## build 45
// alu_top
module alu_top #(
    parameter A_WIDTH_TOP = 16,
    parameter B_WIDTH_TOP = 16
) (
    input   CLK,rst,
    input   [3 : 0] ALU_FUNC,
    input   [A_WIDTH_TOP - 1 : 0] A,
    input   [B_WIDTH_TOP - 1 : 0] B,
    output  [A_WIDTH_TOP + B_WIDTH_TOP - 1 : 0] Arith_OUT, Logic_OUT, CMP_OUT,Shift_OUT,
    output  Carry_OUT, Arith_Flag, Logic_Flag, CMP_Flag, Shift_Flag
);
clock: 87.9 ns
lec_check: 0
abc_area: 1
cap_margin: 20
core_margin: 2
core_utilization: 72
cts_cluster_diameter: 392
cts_cluster_size: 100
place_density: 0.4
slew_margin: 20
tns_end_percent: 10
run.sh (not shown) runs the stock make flow with config.mk's settings and CLKGATE_MAP_FILE=.
Build 45: all stages done; final checks FAILED (setup timing).
The inputs of build 26 differ from those of build 45 as listed below.
Settings: swapping 392 for 205 in CTS_CLUSTER_DIAMETER; clearing TNS_END_PERCENT, which used to be 10; swapping 72 for 62 in CORE_UTILIZATION; clearing PLACE_DENSITY, which used to be 0.4; swapping 87.9 for 69.2 in the clock period (ns, I/O delays scaled along).
==> results <==
Build 26 did not run to completion, as it errored out during 5_1_grt. Diff build 45 -> build 26: estimated wirelength of the detail-placed design went up by 15,000 um, starting density of the core shows a reduction of 9.8 points, post-CTS setup buffer count increased by about 27% relative to the old numbers. Compared to build 45, build 26 was floorplanned on a bigger die.
## Diff of input files: build 83 against build 26
Settings: a change of CORE_UTILIZATION from 62 to 70; an added MAX_ROUTING_LAYER of met4; a deleted CTS_CLUSTER_SIZE that had been 100; a change of CTS_CLUSTER_DIAMETER from 205 to 81; a deleted ABC_AREA that had been 1; a change of the clock period (ns, I/O delays scaled along) from 69.2 to 98.3.
- In build 83 the implementation completed, yet the final layout does not meet the checks, the culprit being setup timing.
- Part of the Yosys area used for sequential elements on build 83 is up relative to build 26.
- The final reports for build 83 and build 26 show worst-case setup slack after placement higher in the former.
- Between build 83 and build 26, it is build 83 whose post-synthesis share of cell area spent on and-or and or-and gates is higher, by 9.6 points.
- Side by side, area reported by Yosys stat turned out lower in build 83 than in build 26.
- As of build 83, die area had fallen by more than 10% compared to build 26.
The following lists how build 3 was set up differently from build 83:
Settings: a deleted MAX_ROUTING_LAYER that had been met4; an added CORE_ASPECT_RATIO of 0.71; a deleted CTS_CLUSTER_DIAMETER that had been 81; an added TNS_END_PERCENT of 90; a change of CORE_UTILIZATION from 70 to 40; a change of the clock period (ns, I/O delays scaled along) from 98.3 to 130.0.
==> results <==
- Build 3 finished end to end and its layout was clean on timing, DRC and antenna.
- Relative to build 83, the tap cell instance count measured on build 3 has increased by more than half.
- What build 3 reported for met3 wire length has to be multiplied by 1.4 to get the figure for build 83.
- In build 3, final area is lower than in build 83.
- Number of instances in the placed design: build 3 > build 83
- Between build 83 and build 3, the global-route met2 utilization is higher for build 83.
- Compared with build 83, build 3 shows a higher pin count of the biggest net entering global routing.
- For multi-input combinational cell count, build 3 and build 83 come out practically identical.
- Number of global-route vias before repair, build 83 and build 3: smaller value in build 3
- Between build 3 and build 83, it is build 3 whose first-pass GRT wire length is higher, by 2.8%.
> inputs changed (build 3 -> build 77)
Settings: setting MAX_ROUTING_LAYER to met4 for the first time; changing CAP_MARGIN from 20 to 15; removing TNS_END_PERCENT (formerly 90); setting CTS_CLUSTER_DIAMETER to 323 for the first time; setting ABC_AREA to 1 for the first time; changing CORE_UTILIZATION from 40 to 71; setting CTS_CLUSTER_SIZE to 59 for the first time; setting PLACE_DENSITY to 0.66 for the first time; removing CORE_ASPECT_RATIO (formerly 0.71).
[summary]
Of build 3 and build 77, build 3 shows the lower basic-gate share of the synthesized area counting and, or, nand and nor cells, with build 77 above it. For build 77, the slowest cell on the critical path was sky130_fd_sc_hd__clkdlybuf4s50_1, unlike build 3, where it was sky130_fd_sc_hd__o21ai_1. Relative area change from synthesis to final layout ends up higher on build 3. Via count deteriorates in build 77 relative to build 3. Build 3 -> build 77: length of routed met2 wiring decreased by a few percent. From build 3 to build 77 the numbers moved as follows: smallest hold slack about even, final area rose about 0.46%, wire length fell 15%, summed instance area of the synthesized netlist rose 0.0011 sq mm.


Starting RTL as in the previous note.
make LEC_CHECK=0 CAP_MARGIN=20 CORE_ASPECT_RATIO=1.36 CORE_MARGIN=8 CORE_UTILIZATION=23 GPL_TIMING_DRIVEN=0 HOLD_SLACK_MARGIN=0.02 MAX_ROUTING_LAYER=met4 MIN_ROUTING_LAYER=met2 PLACE_DENSITY=0.69 SLEW_MARGIN=15 TNS_END_PERCENT=15 finish   # period 178.0 ns
The first run finished but failed the layout checks on DRC.
==> next run, changes <==
Settings changed: CORE_ASPECT_RATIO 1.36 to default, CORE_MARGIN 8 to 2, CORE_UTILIZATION 23 to 29, GPL_TIMING_DRIVEN 0 to default, HOLD_SLACK_MARGIN 0.02 to default, MAX_ROUTING_LAYER met4 to default, MIN_ROUTING_LAYER met2 to default, PLACE_DENSITY 0.69 to default, SLEW_MARGIN 15 to 20, TNS_END_PERCENT 15 to default.
Clock period 178.0 ns to 131.0 ns, I/O delays scaled along.
Result: The new run produced a clean layout; synthesized cell count is unchanged; final area drops by about 3.6%; routed wire length drops by 13%; worst setup slack got worse by 23000 ps; hold slack got worse by 10 ps; die size drops by about 25%; register-to-register slack got worse by 47000 ps; clock-buffer cell count drops by 2; clock skew does not change.
==> next run, changes <==
Settings changed: CORE_UTILIZATION 29 to 70, CTS_CLUSTER_DIAMETER from default to 134, MAX_ROUTING_LAYER from default to met4.
Clock period 131.0 ns to 97.7 ns, I/O delays scaled along.
This time the run produced a layout that fails on setup timing.
Cell area increases by 10%.
Non-clock buffer count increases by 380.
Synthesized area does not change.
Worst setup slack got worse by 9100 ps.
Worst hold slack improved by 7.4 ps.
==> next run, changes <==
Settings changed: HOLD_SLACK_MARGIN from default to -0.09, SETUP_SLACK_MARGIN from default to 5.0.
Result: With this change the flow died in global routing (5_1_grt). Area after synthesis stays the same. Die area is unchanged. Synthesized cell count stays the same.


## v18
Starting RTL as in the previous note.
clock: 126.0 ns
lec_check: 0
cap_margin: 20
core_margin: 2
core_utilization: 71
cts_cluster_diameter: 323
cts_cluster_size: 59
max_routing_layer: met4
place_density: 0.66
slew_margin: 20
Looking at the reports, v18 completed the entire flow and the layout it produced met the timing, design-rule and antenna checks.
The following lists how v56 was set up differently from v18:
--- a/flow/config.mk
+++ b/flow/config.mk
@@ -8,8 +8,4 @@
 export CAP_MARGIN = 20
 export CORE_MARGIN = 2
-export CORE_UTILIZATION = 71
-export CTS_CLUSTER_DIAMETER = 323
-export CTS_CLUSTER_SIZE = 59
-export MAX_ROUTING_LAYER = met4
-export PLACE_DENSITY = 0.66
+export CORE_UTILIZATION = 40
 export SLEW_MARGIN = 20
==> flow/constraint.sdc <==
create_clock -name core_clock -period 124.0 [get_ports {CLK}]
set_input_delay 24.8000 -clock core_clock [delete_from_list [all_inputs] [get_ports {CLK}]]
set_output_delay 24.8000 -clock core_clock [all_outputs]
set_load 0.01 [all_outputs]
--- outcome ---
Higher vertical extent of the die among v18 and v56: v56
The lower cell count of v18 and v56 is in v18.
v56 vs. v18: global routing usage on met2 lost 22 points, share of cell area taken by flip-flops and latches level.
Summary of v56 over v18: headroom to the max-slew limit saw an increase; total routed wirelength saw an increase.
--- input diff v56..v11 ---
--- a/flow/config.mk
+++ b/flow/config.mk
@@ -8,4 +8,5 @@
 export CAP_MARGIN = 20
 export CORE_MARGIN = 2
-export CORE_UTILIZATION = 40
+export CORE_UTILIZATION = 65
+export MAX_ROUTING_LAYER = met4
 export SLEW_MARGIN = 20
==> flow/constraint.sdc <==
create_clock -name core_clock -period 105.0 [get_ports {CLK}]
set_input_delay 21.0000 -clock core_clock [delete_from_list [all_inputs] [get_ports {CLK}]]
set_output_delay 21.0000 -clock core_clock [all_outputs]
set_load 0.01 [all_outputs]
[summary]
v11 has completed all stages; timing, DRC and antenna checks passed. Final worst-path cycle share in v11 is 2.4 points above v56. Comparing v11 and v56, the higher sequential share of layout area is on v56. Per the comparison of v11 with v56, clock network contribution to total cell area did not really move, number of logic gates level, synthesized cell count barely changed, smallest setup slack after layout went down. Cell area | v11 vs v56 | v11 larger. The wire length of the first global-routing pass of v11 was inferior to that of v56.


Starting RTL as in the previous note.
export LEC_CHECK = 0
export ABC_AREA = 1
export CAP_MARGIN = 15
export CORE_ASPECT_RATIO = 0.5
export CORE_MARGIN = 2
export CORE_UTILIZATION = 72
export CTS_CLUSTER_DIAMETER = 254
export CTS_CLUSTER_SIZE = 72
export MIN_ROUTING_LAYER = met1
export PLACE_DENSITY_LB_ADDON = 0.0
export SETUP_SLACK_MARGIN = 5.0
export SLEW_MARGIN = 0
export TNS_END_PERCENT = 25
create_clock -name core_clock -period 119.0 [get_ports {CLK}]
The baseline ran to the end with no violations.
Then changed:
Settings changed: CORE_ASPECT_RATIO 0.5 to not set, CORE_UTILIZATION 72 to 24, CTS_CLUSTER_DIAMETER 254 to 261, CTS_CLUSTER_SIZE 72 to 93, MIN_ROUTING_LAYER met1 to met2.
Clock period 119.0 ns to 166.0 ns, I/O delays scaled along.
The new run went through all stages and came out clean.
Final cell count came out higher by 20%.
Routed wire length came out higher by about 36%.
Via count came out higher by about 30%.
Worst setup slack gains 28000 ps.
First-iteration DRC count came out higher by 20%.
Critical path depth came out lower by 14.
Clock skew does not change.
Core utilization came out lower by 53 points.
Synthesized cell count is unchanged.
Then changed:
Settings changed: CORE_ASPECT_RATIO set to 0.57, CORE_MARGIN 2 to 8, CORE_UTILIZATION 24 to 35, CTS_CLUSTER_DIAMETER 261 to 212, GPL_ROUTABILITY_DRIVEN set to 0, GPL_TIMING_DRIVEN set to 0, MIN_ROUTING_LAYER met2 to met1, PLACE_DENSITY set to 0.41, PLACE_DENSITY_LB_ADDON 0.0 to not set.
The changed run ran to the end with no violations.
Design area barely changes.
Core utilization increases by 12 points.
Clock-buffer cell count stays the same.
Via count goes down by a quarter to a third.
Worst hold slack loses 4.7 ps.
Clock skew does not change.
Then changed:
Settings changed: ABC_AREA 1 to not set, CAP_MARGIN 15 to 20, CORE_ASPECT_RATIO 0.57 to not set, CORE_MARGIN 8 to 2, CORE_UTILIZATION 35 to 12, CTS_CLUSTER_DIAMETER 212 to not set, CTS_CLUSTER_SIZE 93 to not set, GPL_ROUTABILITY_DRIVEN 0 to not set, GPL_TIMING_DRIVEN 0 to not set, MIN_ROUTING_LAYER met1 to not set, PLACE_DENSITY 0.41 to not set, SETUP_SLACK_MARGIN 5.0 to not set, SLEW_MARGIN 0 to 20, TNS_END_PERCENT 25 to not set.
Clock period 166.0 ns to 204.0 ns, I/O delays scaled along.
Outcome: Routed wire length shrinks by 3.0%; die size grows to 2.6 times its value; count of clock-buffer cells in the layout grows by 1; synthesized area shrinks by 3.0%; design area grows by 2.9%; sequential share of layout area shrinks by 0.13 points; synthesized cell count shrinks by 17%.
Then changed:
Settings changed: ABC_AREA set to 1, CORE_UTILIZATION 12 to 72, CTS_CLUSTER_SIZE set to 100, PLACE_DENSITY set to 0.4.
Clock period 204.0 ns to 126.0 ns, I/O delays scaled along.
Synthesized cell count grows by about a fifth.
Non-clock buffer count shrinks by 11.
Worst hold slack improves by 6.6 ps.
Setup slack degrades by 56000 ps.
Core utilization grows by 62 points.
Die area shrinks by well over a third.
Sequential share of layout area grows by 0.36 points.
Via count grows by a few percent.
